Setup of run 1:
==> flow/design.v (excerpt) <==
module ARM_SingleCycle_CPU
	#(parameter	BusWidth	= 32)
	(input logic		i_CLK, i_RESET,
	input logic[(BusWidth - 1):0]	i_Instr,
	output logic[(BusWidth - 1):0]	o_PC,
	output logic[(BusWidth - 1):0]	o_Data_Address,
	output logic					o_Mem_Write,
	output logic[(BusWidth - 1):0]	o_Write_Data,
	input logic[(BusWidth - 1):0]	i_Read_Data);
	logic[3:0]			s_ALU_Flags;
	logic[1:0]			s_Reg_Src, s_Imm_Src;
	logic				s_PC_Src, s_ALU_Src;
	logic[1:0]			s_ALU_Control;
	logic				s_Mem_ToReg;
	logic				s_Reg_Write; 
	ARM_SingleCycle_DataPath	Datapath
		(i_CLK, i_RESET,
		s_Reg_Src, s_Imm_Src,
		s_PC_Src, s_ALU_Src,
		s_Mem_ToReg,
		s_Reg_Write,
		s_ALU_Control,
		s_ALU_Flags,
		i_Instr[23:0],
		o_PC, o_Data_Address,
		o_Write_Data,
		i_Read_Data);
	ARM_SyngleCycle_Controller	Controller
		(i_CLK, i_RESET,
		s_ALU_Flags,
		s_Reg_Src, s_Imm_Src,
		s_PC_Src, s_ALU_Src,
		s_Mem_ToReg,
		s_Reg_Write, o_Mem_Write,
		s_ALU_Control,
		{i_Instr[31:20], i_Instr[15:12]});
endmodule
Size in the first run: ~3,900 cells after synthesis.
Settings: LEC_CHECK=0, CAP_MARGIN=20, CELL_PAD_IN_SITES_DETAIL_PLACEMENT=2, CORE_MARGIN=2, CORE_UTILIZATION=56, CTS_CLUSTER_DIAMETER=70, CTS_CLUSTER_SIZE=39, MAX_ROUTING_LAYER=met4, PLACE_DENSITY_LB_ADDON=0.23, SLEW_MARGIN=30, TNS_END_PERCENT=75; clock period 17.7 ns.
run.sh (not shown) runs the stock make flow with config.mk's settings and CLKGATE_MAP_FILE=.
Tool error DPL-0033 stopped run 1 during detailed placement; no final results.
The inputs of run 2 differ from those of run 1 as listed below.
==> flow/config.mk <==
export PLATFORM = sky130hd
export DESIGN_NAME = ARM_SingleCycle_CPU
export DESIGN_NICKNAME = ARM_SingleCycle_CPU
export VERILOG_FILES = /design/flow/design.v
export SDC_FILE = /design/flow/constraint.sdc
export NUM_CORES = 4
export LEC_CHECK = 0
export CAP_MARGIN = 20
export CORE_MARGIN = 2
export CORE_UTILIZATION = 55
export CTS_CLUSTER_SIZE = 69
export PLACE_DENSITY = 0.6
export SLEW_MARGIN = 20
==> flow/constraint.sdc <==
create_clock -name core_clock -period 7.49 [get_ports {i_CLK}]
set_input_delay 1.4980 -clock core_clock [delete_from_list [all_inputs] [get_ports {i_CLK}]]
set_output_delay 1.4980 -clock core_clock [all_outputs]
set_load 0.01 [all_outputs]
## What came out
- Run 1 -> run 2: area reported by Yosys stat delta 0, exact match
- On simple-gate portion of the synthesized area, run 1 and run 2 are neck and neck.
- ~same sequential-to-total area share from yosys stat in run 1 and run 2
- For the routability congestion estimate from global placement, run 2 came in 0.034 higher than run 1 did.
- Run 2 -> run 1: cell count in the Yosys report delta 0, exact match
- Between run 1 and run 2, the die width is lower for run 1.
- | die size | lower: run 1 |
- Run 2 -> run 1: synthesized cell count delta 0, exact match
- Comparing die boundary height for run 1 and run 2, the bigger number came from run 2.
- On placeable core region, run 1 beats run 2.
- Run 1: it failed during detailed placement, and the tool reported DPL-0033.
- No crash in run 2: every stage finished, but the layout fails its final checks due to setup timing.
Changes in run 3 relative to run 2:
==> flow/config.mk <==
export PLATFORM = sky130hd
export DESIGN_NAME = ARM_SingleCycle_CPU
export DESIGN_NICKNAME = ARM_SingleCycle_CPU
export VERILOG_FILES = /design/flow/design.v
export SDC_FILE = /design/flow/constraint.sdc
export NUM_CORES = 4
export LEC_CHECK = 0
export ABC_AREA = 1
export CAP_MARGIN = 20
export CORE_MARGIN = 2
export CORE_UTILIZATION = 57
export CTS_CLUSTER_SIZE = 75
export PLACE_DENSITY_LB_ADDON = 0.12
export SLEW_MARGIN = 20
==> comparison <==
Run 3 finished all stages; layout check result: FAIL, due to setup timing. In run 2 the implementation ran to completion but is not tape-out ready, as the final checks report setup timing. Run 2 → run 3: xor-xnor portion of the synthesized cell area now sits lower; worst setup margin now sits higher; standby leakage power now sits higher; final worst-path cycle share now sits lower; via count now sits higher. The count of buffering cells on the critical path with inverters included reported for run 3 is smaller than that of run 2 by 1. In the flow results for run 2 and run 3, the setup total negative slack is larger on run 3. Relative to run 2, global-route wire length before repair has increased by about 9% in run 3. Relative to run 2, final area increased by 1900 sq um in run 3. Compared with run 2, run 3 shows a number of instances in the synthesized netlist that is about 40% higher.
Power is estimated from default activity; no workload was simulated.
